Design lab1, start of the top module:
module lab1 #
(
	parameter WIDTHIN = 16,		 
	parameter WIDTHOUT = 32,	 
	parameter [WIDTHIN-1:0] A0 = 16'b01_00000000000000,  
	parameter [WIDTHIN-1:0] A1 = 16'b01_00000000000000,  
	parameter [WIDTHIN-1:0] A2 = 16'b00_10000000000000,  
	parameter [WIDTHIN-1:0] A3 = 16'b00_00101010101010,  
	parameter [WIDTHIN-1:0] A4 = 16'b00_00001010101010,  
	parameter [WIDTHIN-1:0] A5 = 16'b00_00000010001000   
)
(
	input clk,
	input reset,	
	input i_valid,
	input i_ready,
	output o_valid,
	output o_ready,
	input [WIDTHIN-1:0] i_x,
	output [WIDTHOUT-1:0] o_y
);
==> flow/config.mk <==
export PLATFORM = sky130hd
export DESIGN_NAME = lab1
export DESIGN_NICKNAME = lab1
export VERILOG_FILES = /design/flow/design.v
export SDC_FILE = /design/flow/constraint.sdc
export NUM_CORES = 4
export LEC_CHECK = 0
export ABC_AREA = 1
export CAP_MARGIN = 20
export CELL_PAD_IN_SITES_DETAIL_PLACEMENT = 0
export CELL_PAD_IN_SITES_GLOBAL_PLACEMENT = 3
export CORE_ASPECT_RATIO = 0.81
export CORE_MARGIN = 2
export CORE_UTILIZATION = 30
export PLACE_DENSITY_LB_ADDON = 0.07
export SLEW_MARGIN = 20
export TNS_END_PERCENT = 5
==> flow/constraint.sdc <==
create_clock -name core_clock -period 7.82 [get_ports {clk}]
set_input_delay 1.5640 -clock core_clock [delete_from_list [all_inputs] [get_ports {clk}]]
set_output_delay 1.5640 -clock core_clock [all_outputs]
set_load 0.01 [all_outputs]
run.sh (not shown) runs the stock make flow with config.mk's settings and CLKGATE_MAP_FILE=.
The starting point finished clean.
Rerun with:
ABC_AREA = default   (was 1)
CAP_MARGIN = 15   (was 20)
CELL_PAD_IN_SITES_DETAIL_PLACEMENT = default   (was 0)
CELL_PAD_IN_SITES_GLOBAL_PLACEMENT = default   (was 3)
CORE_ASPECT_RATIO = default   (was 0.81)
CORE_UTILIZATION = 72   (was 30)
CTS_CLUSTER_DIAMETER = 213   (was default)
MAX_ROUTING_LAYER = met4   (was default)
PLACE_DENSITY_LB_ADDON = default   (was 0.07)
TNS_END_PERCENT = default   (was 5)
clock period = 6.72 ns   (was 7.82 ns; I/O delays follow)
The changed run finished with negative setup slack left.
Setup slack degrades by 1.1 ns.
Non-clock buffer count came out higher by 784.
Hold slack gains 0.028 ns.
Die area falls by 61%.
Sequential share of layout area came out lower by 0.24 points.

Setup of sierra:
The RTL this note starts from:
==> flow/design.v <==
module lab1 #
(
	parameter WIDTHIN = 16,		 
	parameter WIDTHOUT = 32,	 
	parameter [WIDTHIN-1:0] A0 = 16'b01_00000000000000,  
	parameter [WIDTHIN-1:0] A1 = 16'b01_00000000000000,  
	parameter [WIDTHIN-1:0] A2 = 16'b00_10000000000000,  
	parameter [WIDTHIN-1:0] A3 = 16'b00_00101010101010,  
	parameter [WIDTHIN-1:0] A4 = 16'b00_00001010101010,  
	parameter [WIDTHIN-1:0] A5 = 16'b00_00000010001000   
)
(
	input clk,
	input reset,	
	input i_valid,
	input i_ready,
	output o_valid,
	output o_ready,
	input [WIDTHIN-1:0] i_x,
	output [WIDTHOUT-1:0] o_y
);
logic [WIDTHIN-1:0] x;	 
logic [WIDTHOUT-1:0] y_Q;	 
logic valid_Q1;		 
logic valid_Q2;		 
logic valid_Q3;
logic valid_Q4;
logic valid_Q5;
logic valid_Q6;
logic valid_Q7;
logic [WIDTHOUT-1:0] ans;	
logic enable;
logic [WIDTHOUT-1:0] m0_out;  
logic [31:0] m0_res; 
logic [WIDTHOUT-1:0] a0_out;  
logic [WIDTHOUT-1:0] m1_out;  
logic [47:0] m1_res;
logic [WIDTHOUT-1:0] a1_out;  
logic [WIDTHOUT-1:0] m2_out;  
logic [47:0] m2_res; 
logic [WIDTHOUT-1:0] a2_out;  
logic [WIDTHOUT-1:0] m3_out;  
logic [47:0] m3_res;
logic [WIDTHOUT-1:0] a3_out;  
logic [WIDTHOUT-1:0] m4_out;  
logic [47:0] m4_res;
logic [WIDTHOUT-1:0] a4_out;  
logic [WIDTHOUT-1:0] y_D;
logic [15:0] A5_reg;
logic [31:0] A4_reg;
logic [31:0] A3_reg;
logic [31:0] A2_reg;
logic [31:0] A1_reg;
logic [31:0] A0_reg;
logic [WIDTHIN-1:0] x1;
logic [WIDTHIN-1:0] x2;
logic [WIDTHIN-1:0] x3;
logic [WIDTHIN-1:0] x4;
logic [WIDTHOUT-1:0] F1;
logic [WIDTHOUT-1:0] F2;
logic [WIDTHOUT-1:0] F3;
logic [WIDTHOUT-1:0] F4;
always_comb begin
		m0_res = A5_reg * x;
		m0_out = {3'b000, m0_res [31:3]};
		a0_out = m0_out + A4_reg;
		m1_res = F4 * x4;
		m1_out = m1_res[45:14];
		a1_out = m1_out + A3_reg;
		m2_res = F3 * x3;
		m2_out = m2_res[45:14];
		a2_out = m2_out + A2_reg;
		m3_res = F2 * x2;
		m3_out = m3_res[45:14];
		a3_out = m3_out + A1_reg;
		m4_res = F1 * x1;
		m4_out = m4_res[45:14];
		a4_out = m4_out + A0_reg ;
		enable = i_ready;
end
always @(posedge clk) begin
if (enable) begin
		A5_reg <= A5;
		A4_reg <= {5'b00000, A4, 11'b00000000000};
   	F4 <= a0_out;
		x4 <= x;
		A3_reg <= {5'b00000, A3, 11'b00000000000};
		F3 <= a1_out;
		x3 <= x4;
		A2_reg <= {5'b00000, A2, 11'b00000000000};
		F2 <= a2_out;
		x2 <= x3;
		A1_reg <= {5'b00000, A1, 11'b00000000000};
   	F1 <= a3_out;
		x1 <= x2;
		A0_reg <= {5'b00000, A0, 11'b00000000000};
end		
end
always_ff @(posedge clk or posedge reset) begin
	if (reset) begin
		valid_Q1 <= 1'b0;
		valid_Q2 <= 1'b0;
		valid_Q3 <= 1'b0;
		valid_Q4 <= 1'b0;
		valid_Q5 <= 1'b0;
		valid_Q6 <= 1'b0;
		x <= 0;
		y_Q <= 0;
	end 
	else if (enable) begin
		valid_Q1 <= i_valid;
		valid_Q2 <= valid_Q1;
		valid_Q3 <= valid_Q2;
		valid_Q4 <= valid_Q3;
		valid_Q5 <= valid_Q4;
		valid_Q6 <= valid_Q5;
		x <= i_x;
		y_Q <= y_D;
	end
end
assign y_D = a4_out;
assign o_y = y_Q;
assign o_ready = i_ready;   		
assign o_valid = valid_Q6 & i_ready;	
endmodule
Settings: LEC_CHECK=0, CAP_MARGIN=20, CORE_MARGIN=2, CORE_UTILIZATION=72, CTS_CLUSTER_DIAMETER=272, CTS_CLUSTER_SIZE=34, PLACE_DENSITY=0.95, SETUP_SLACK_MARGIN=-0.51, SLEW_MARGIN=20; clock period 4.99 ns.
Tool error GRT-0116 stopped sierra during global routing (5_1_grt); no final results.
Inputs modified between sierra and delta:
Settings: a change of CORE_UTILIZATION from 72 to 40; a deleted CTS_CLUSTER_DIAMETER that had been 272; a deleted CTS_CLUSTER_SIZE that had been 34; a deleted PLACE_DENSITY that had been 0.95; a deleted SETUP_SLACK_MARGIN that had been -0.51; a change of the clock period (ns, I/O delays scaled along) from 4.99 to 7.83.
Results
In summary, delta completed successfully, with a layout that passed the timing, design-rule and antenna checks. Post-CTS setup-driven buffer insertion count ended up 180 lower on delta than on sierra. Pre-CTS setup slack: delta vs sierra up 2680 ps. Between delta and sierra, final weighted congestion of routability-driven global placement is lower for delta, sierra comes in above that. Compared with sierra, in delta full die area increased by about 80% relative to the old numbers; number of instances resized during post-cts repair decreased by 410 relative to the old numbers; y dimension of the die increased by 34% relative to the old numbers.
The following lists how tundra was set up differently from delta:
Settings: swapping 40 for 72 in CORE_UTILIZATION; putting CTS_CLUSTER_DIAMETER at 213 where nothing was set; putting SETUP_SLACK_MARGIN at -0.46 where nothing was set; swapping 7.83 for 4.72 in the clock period (ns, I/O delays scaled along).
[summary]
- No crash in tundra: every stage finished, but the layout fails its final checks due to negative setup slack.
- Every stage of the flow completed for delta, and the final layout passed the timing, design-rule and antenna checks.
- Per the comparison of tundra with delta, top achievable clock speed saw an increase, worst path setup slack after routing down 2970 ps.
- Of tundra and delta, it is tundra that has the lower setup slack at placement.
